==> exp/ember: inputs <==
==> flow/design.v <==
`timescale 1ns / 1ps
module decoder(
    input [1:0] in,
    output reg [3:0] out
    );
    always @(*) begin
        case(in)
            2'b00: out = 4'b1000;
            2'b01: out = 4'b0100;
            2'b10: out = 4'b0010;
            2'b11: out = 4'b0001;
        endcase
    end
endmodule
`timescale 1ns / 1ps
module ARITHMATIC_UNIT #(parameter width = 16)(
    input [width - 1:0] A,
    input [width - 1:0] B,
    input [1:0] ALU_FUN,
    input clk,rst,
    input Arith_Enable,
    output reg [width - 1:0] Arith_OUT,
    output reg Carry_OUT,
    output reg Arith_Flag
    );
    always@(posedge clk or negedge rst) begin
        if (!rst) begin
            Arith_OUT <= 0;
            Arith_Flag <= 0;
            Carry_OUT <= 0;        
        end
        else if (Arith_Enable) begin
            Arith_OUT <= 0;
            Carry_OUT <= 0;
            Arith_Flag <= 1;
            case (ALU_FUN)
                2'b00:
                begin
                    {Carry_OUT,Arith_OUT} <= A+B;
                end
                2'b01:
                begin
                    {Carry_OUT,Arith_OUT} <= A-B;
                end
                2'b10:
                begin
                    {Carry_OUT,Arith_OUT} <= A*B;
                end                
                2'b11:
                begin
                    {Carry_OUT,Arith_OUT} <= (B == 0) ? {1'b0, {width{1'b1}}} : A/B;
                end                
            endcase
        end
        else begin
            Arith_OUT <= 0;
            Arith_Flag <= 0;
            Carry_OUT <= 0;            
        end
    end
endmodule
`timescale 1ns / 1ps
module Logic_Unit #(parameter width = 16)(
    input [width - 1:0] A,
    input [width - 1:0] B,
    input [1:0] ALU_FUN,
    input clk,rst,
    input Logic_Enable,
    output reg [width - 1:0] Logic_OUT,
    output reg Logic_Flag
    );
 always@(posedge clk or negedge rst) begin
        if (!rst) begin
            Logic_OUT <= 0;
            Logic_Flag <= 0;
        end
        else if (Logic_Enable) begin
            Logic_OUT <= 0;
            Logic_Flag <= 1;
            case (ALU_FUN)
                2'b00:
                begin
                    Logic_OUT <= A&B;
                end
                2'b01:
                begin
                    Logic_OUT <= A|B;
                end
                2'b10:
                begin
                    Logic_OUT <= ~(A&B);
                end                
                2'b11:
                begin
                    Logic_OUT <= ~(A|B);
                end                
            endcase
        end
        else begin
            Logic_OUT <= 0;
            Logic_Flag <= 0;
        end
    end
endmodule
`timescale 1ns / 1ps
module CMP_Unit #(parameter width = 16)(
    input [width - 1:0] A,
    input [width - 1:0] B,
    input [1:0] ALU_FUN,
    input clk,rst,
    input CMP_Enable,
    output reg [width - 1:0] CMP_OUT,
    output reg CMP_Flag
    );
always@(posedge clk or negedge rst) begin
        if (!rst) begin
            CMP_OUT <= 0;
            CMP_Flag <= 0;
        end
        else if (CMP_Enable) begin
            CMP_OUT <= 0;
            CMP_Flag <= 1;
            case (ALU_FUN)
                2'b00:
                begin
                    CMP_OUT <= 0;
                end
                2'b01:
                begin
                    CMP_OUT <= (A==B);
                end
                2'b10:
                begin
                    CMP_OUT <= (A>B)? 2:0;
                end                
                2'b11:
                begin
                    CMP_OUT <= (A<B)? 3:0;
                end                
            endcase
        end
        else begin
            CMP_OUT <= 0;
            CMP_Flag <= 0;
        end
    end
endmodule
`timescale 1ns / 1ps
module Shift_Unit #(parameter width = 16)(
    input [width - 1:0] A,
    input [width - 1:0] B,
    input [1:0] ALU_FUN,
    input clk,rst,
    input Shift_Enable,
    output reg [width - 1:0] Shift_OUT,
    output reg Shift_Flag
    );
always@(posedge clk or negedge rst) begin
        if (!rst) begin
            Shift_OUT <= 0;
            Shift_Flag <= 0;
        end
        else if (Shift_Enable) begin
            Shift_OUT <= 0;
            Shift_Flag <= 1;
            case (ALU_FUN)
                2'b00:
                begin
                    Shift_OUT <= A>>1;
                end
                2'b01:
                begin
                    Shift_OUT <= A<<1;
                end
                2'b10:
                begin
                    Shift_OUT <= B>>1;
                end                
                2'b11:
                begin
                    Shift_OUT <= B<<1;
                end                
            endcase
        end
        else begin
            Shift_OUT <= 0;
            Shift_Flag <= 0;
        end
    end
endmodule
`timescale 1ns / 1ps
module ALU_TOP #(parameter width = 16)(
    input [width - 1:0] A,
    input [width - 1:0] B,
    input [3:0] ALU_FUN,
    input clk,rst,
    output  [width - 1:0] Arith_OUT,
    output  Carry_OUT,
    output  Arith_Flag,
    output  [width - 1:0] Logic_OUT,
    output  Logic_Flag,
    output  [width - 1:0] CMP_OUT,
    output  CMP_Flag,
    output  [width - 1:0] Shift_OUT,
    output  Shift_Flag
    );
wire [3:0] enables;
decoder d0 (ALU_FUN[3:2],enables);
ARITHMATIC_UNIT #(width) d1 (A,B,ALU_FUN[1:0],clk,rst,enables[3],Arith_OUT,Carry_OUT,Arith_Flag);
Logic_Unit #(width) d2 (A,B,ALU_FUN[1:0],clk,rst,enables[2],Logic_OUT,Logic_Flag);
CMP_Unit #(width) d3 (A,B,ALU_FUN[1:0],clk,rst,enables[1],CMP_OUT,CMP_Flag);
Shift_Unit #(width) d4 (A,B,ALU_FUN[1:0],clk,rst,enables[0],Shift_OUT,Shift_Flag);
endmodule
==> flow/run.sh <==
#!/bin/bash
# the make line also repeats each setting of config.mk as NAME=value (left out here)
make -C /OpenROAD-flow-scripts/flow DESIGN_CONFIG=/design/flow/config.mk WORK_HOME=/design/flow/orfs CLKGATE_MAP_FILE= finish
==> flow/config.mk <==
export PLATFORM = sky130hd
export DESIGN_NAME = ALU_TOP
export DESIGN_NICKNAME = ALU_TOP
export VERILOG_FILES = /design/flow/design.v
export SDC_FILE = /design/flow/constraint.sdc
export NUM_CORES = 4
export LEC_CHECK = 0
export ABC_AREA = 0
export CAP_MARGIN = 20
export CORE_MARGIN = 2
export CORE_UTILIZATION = 71
export CTS_CLUSTER_DIAMETER = 357
export CTS_CLUSTER_SIZE = 95
export PLACE_DENSITY = 0.36
export SETUP_SLACK_MARGIN = 2.67
export SLEW_MARGIN = 20
==> flow/constraint.sdc <==
create_clock -name core_clock -period 12.0 [get_ports {clk}]
set_input_delay 2.4000 -clock core_clock [delete_from_list [all_inputs] [get_ports {clk}]]
set_output_delay 2.4000 -clock core_clock [all_outputs]
set_load 0.01 [all_outputs]
==> inputs of exp/harbor, as changes to exp/ember <==
Settings changed: ABC_AREA 0 to not set, CAP_MARGIN 20 to 5, CELL_PAD_IN_SITES_GLOBAL_PLACEMENT set to 0, CORE_UTILIZATION 71 to 55, CTS_CLUSTER_DIAMETER 357 to 309, CTS_CLUSTER_SIZE 95 to 98, PLACE_DENSITY 0.36 to 0.41, SETUP_SLACK_MARGIN 2.67 to not set, TNS_END_PERCENT set to 30.
==> flow/constraint.sdc (replaced) <==
create_clock -name core_clock -period 57.9 [get_ports {clk}]
set_input_delay 11.5800 -clock core_clock [delete_from_list [all_inputs] [get_ports {clk}]]
set_output_delay 11.5800 -clock core_clock [all_outputs]
set_load 0.01 [all_outputs]
==> results.tsv <==
stage	metric	value	unit
outcome	status	stopped before the end	
outcome	Exit stage	clock tree synthesis (4_1_cts)	
outcome	error msg	[ERROR DPL-0038] Utilization greater than 100%, impossible to legalize	
place	Routability Congestion	1.10	
die	FP Util	72.3	%
place	detailed placement HPWL	62.8	mm
die	chip area	24300	um^2
place	Placed Instances	2926	
die	site row count	55	
[end of results for exp/ember]
==> results.tsv <==
stage	metric	value	unit
outcome	status	timing/DRC/antenna clean	
place	Routability Congestion	0.973	
die	FP Util	55.5	%
timing	slack of the critical path	14000	ps
die	site row count	63	
place	Placed Instances	2528	
worst_setup_path	Buf/Inv on CP	4	
drt	DR iter-0 viols	1705	
place	detailed placement HPWL	44.7	mm
timing	setup violators final	0	
[end of results for exp/harbor]
